== JK ==
==> flow/design.v <==
module alu16bit (
  input clk,                 
  input reset,               
  input [2:0] operation,     
  input [15:0] operand_A,
  input [15:0] operand_B,
  output reg [31:0] result, 
  output reg carry_flag,
  output reg zero_flag
);
parameter [2:0] ADD  = 3'b000,
                SUB  = 3'b001,
                MUL  = 3'b010,
                AND  = 3'b011,
                OR   = 3'b100,
                NAND = 3'b101,
                NOR  = 3'b110,
                XOR  = 3'b111;
reg [31:0] alu_result;  
reg alu_carry;
reg alu_zero;
always @(*) begin
  alu_result = 32'b0;
  alu_carry  = 1'b0;
  alu_zero   = 1'b0;
  case (operation)
    ADD: begin
      {alu_carry, alu_result} = {1'b0, operand_A} + {1'b0, operand_B};
      alu_zero = (alu_result[15:0] == 16'b0);
    end
    SUB: begin
      {alu_carry, alu_result} = {1'b0, operand_A} - {1'b0, operand_B};
      alu_zero = (alu_result[15:0] == 16'b0);
    end
    MUL: begin
      alu_result = operand_A * operand_B;   
      alu_zero = (alu_result == 32'b0);
    end
    AND: begin
      alu_result = {16'b0, (operand_A & operand_B)};
      alu_zero = (alu_result[15:0] == 16'b0);
    end
    OR: begin
      alu_result = {16'b0, (operand_A | operand_B)};
      alu_zero = (alu_result[15:0] == 16'b0);
    end
    NAND: begin
      alu_result = {16'b0, ~(operand_A & operand_B)};
      alu_zero = (alu_result[15:0] == 16'b0);
    end
    NOR: begin
      alu_result = {16'b0, ~(operand_A | operand_B)};
      alu_zero = (alu_result[15:0] == 16'b0);
    end
    XOR: begin
      alu_result = {16'b0, (operand_A ^ operand_B)};
      alu_zero = (alu_result[15:0] == 16'b0);
    end
    default: begin
      alu_result = 32'b0;
      alu_carry  = 1'b0;
      alu_zero   = 1'b1;
    end
  endcase
end
always @(posedge clk) begin
  if (reset) begin
    result     <= 32'b0;
    carry_flag <= 1'b0;
    zero_flag  <= 1'b0;
  end else begin
    result     <= alu_result;
    carry_flag <= alu_carry;
    zero_flag  <= alu_zero;
  end
end
endmodule
export LEC_CHECK = 0
export ABC_AREA = 0
export CAP_MARGIN = 5
export CELL_PAD_IN_SITES_DETAIL_PLACEMENT = 2
export CORE_MARGIN = 5
export CORE_UTILIZATION = 60
export CTS_CLUSTER_DIAMETER = 102
export CTS_CLUSTER_SIZE = 12
export GPL_ROUTABILITY_DRIVEN = 1
export MAX_ROUTING_LAYER = met4
export MIN_ROUTING_LAYER = met1
export PLACE_DENSITY_LB_ADDON = 0.18
export SETUP_SLACK_MARGIN = 0.85
export SLEW_MARGIN = 20
export TNS_END_PERCENT = 40
create_clock -name core_clock -period 12.4 [get_ports {clk}]
run.sh (not shown) runs the stock make flow with config.mk's settings and CLKGATE_MAP_FILE=.
What ended JK was a tool error in detailed placement (3_5_place_dp); the run never finished.
diff inputs: JK => MS
- clearing PLACE_DENSITY_LB_ADDON, which used to be 0.18
- clearing CTS_CLUSTER_SIZE, which used to be 12
- clearing ABC_AREA, which used to be 0
- clearing SETUP_SLACK_MARGIN, which used to be 0.85
- clearing CTS_CLUSTER_DIAMETER, which used to be 102
- clearing MIN_ROUTING_LAYER, which used to be met1
- swapping 5 for 2 in CORE_MARGIN
- clearing CELL_PAD_IN_SITES_DETAIL_PLACEMENT, which used to be 2
- clearing GPL_ROUTABILITY_DRIVEN, which used to be 1
- clearing MAX_ROUTING_LAYER, which used to be met4
- swapping 40 for 5 in TNS_END_PERCENT
- swapping 60 for 58 in CORE_UTILIZATION
- swapping 5 for 20 in CAP_MARGIN
- swapping 12.4 for 7.2 in the clock period (ns, I/O delays scaled along)
==> comparison <==
MS vs. JK: synthesized-area fraction occupied by adder cells flat; floorplan core density fell 0.95 points. As of MS, horizontal extent of the die had fallen by a few percent compared to JK. Diff JK..MS | cell count in the Yosys report | unchanged. Finished, but not clean: MS, with setup timing. When MS is measured against JK, its total die area turns out about 4.5% lower.
Edits applied to the flow inputs when going from MS to AL:
- CORE_UTILIZATION now 40, was 58
- CTS_CLUSTER_DIAMETER now 379, previously not set
- SETUP_SLACK_MARGIN now -0.22, previously not set
- CTS_CLUSTER_SIZE now 100, previously not set
- TNS_END_PERCENT no longer set, was 5
==> results <==
Changes observed in AL relative to MS: aggregate routed wire length picked up an extra 1.4%; global-route usage lost 13 points.
Final checks on AL, whose flow otherwise completed, came back failing, citing setup timing.
Input changes introduced in TR (baseline for comparison: AL):
- TNS_END_PERCENT: unset -> 5
- MAX_ROUTING_LAYER: unset -> met4
- CTS_CLUSTER_DIAMETER: 379 -> 57
- CORE_UTILIZATION: 40 -> 66
- CTS_CLUSTER_SIZE: 100 -> unset
- SETUP_SLACK_MARGIN: -0.22 -> unset
Findings:
- TR finished all stages; layout check result: FAIL, due to setup timing.
- Core utilization at floorplan (higher): TR
- Between TR and AL, clock-cell share of area is lower for TR, AL comes in above that.
- The lower layout buffering overhead excluding clock cells came out of TR.
- TR: number of antenna violations at the first check in global routing higher than AL
- Changes observed in TR relative to AL: worst-case setup margin in the final layout has decreased, final routed wirelength across all metal layers has increased.
- Against AL, area of all placed cells without fillers in TR fell by a few percent.
- The more densely filled core belongs to TR, not AL.

Starts from the design.v that is shown in full above.
export LEC_CHECK = 0
export ABC_AREA = 1
export CAP_MARGIN = 20
export CORE_MARGIN = 2
export CORE_UTILIZATION = 62
export SLEW_MARGIN = 20
create_clock -name core_clock -period 6.0 [get_ports {clk}]
The baseline never finished: it broke off in 5_1_grt with GRT-0116.
==> next run, changes <==
ABC_AREA = default   (was 1)
CORE_UTILIZATION = 65   (was 62)
clock period = 5.62 ns   (was 6.0 ns; I/O delays follow)
Effect: The changed run failed in 5_1_grt; synthesized cell count falls by 24%; die size fell by 13%; synthesized area drops by 9.0%.
==> next run, changes <==
ABC_AREA = 1   (was default)
CORE_UTILIZATION = 72   (was 65)
CTS_CLUSTER_DIAMETER = 235   (was default)
Effect: The new run aborted during 5_1_grt with GRT-0116; area after synthesis rose by 9.9%; die size fell by 0.77%; synthesized cell count grows by 31%.
==> next run, changes <==
ABC_AREA = default   (was 1)
CORE_UTILIZATION = 40   (was 72)
CTS_CLUSTER_DIAMETER = default   (was 235)
clock period = 7.2 ns   (was 5.62 ns; I/O delays follow)
Effect: Now the flow completed with no timing, DRC or antenna violations. Die area increases by 62%. Synthesized area decreases by 9.0%. Synthesized cell count decreases by 24%.
==> next run, changes <==
CELL_PAD_IN_SITES_GLOBAL_PLACEMENT = 3   (was default)
CORE_MARGIN = 3   (was 2)
GPL_ROUTABILITY_DRIVEN = 0   (was default)
GPL_TIMING_DRIVEN = 0   (was default)
SETUP_SLACK_MARGIN = -0.55   (was default)
SLEW_MARGIN = 5   (was 20)
TNS_END_PERCENT = 30   (was default)
The changed run ran to the end with violations: negative setup slack.
Routed wire length is lower slightly.
Hold slack gets worse by 0.16 ns.
Fmax is lower by a few percent.
Die size is higher by a few percent.
Cell area is lower by roughly a tenth.
Core utilization is lower by 7.2 points.
Setup slack gets worse by 0.48 ns.
Count of clock-buffer cells in the layout is higher by 2.
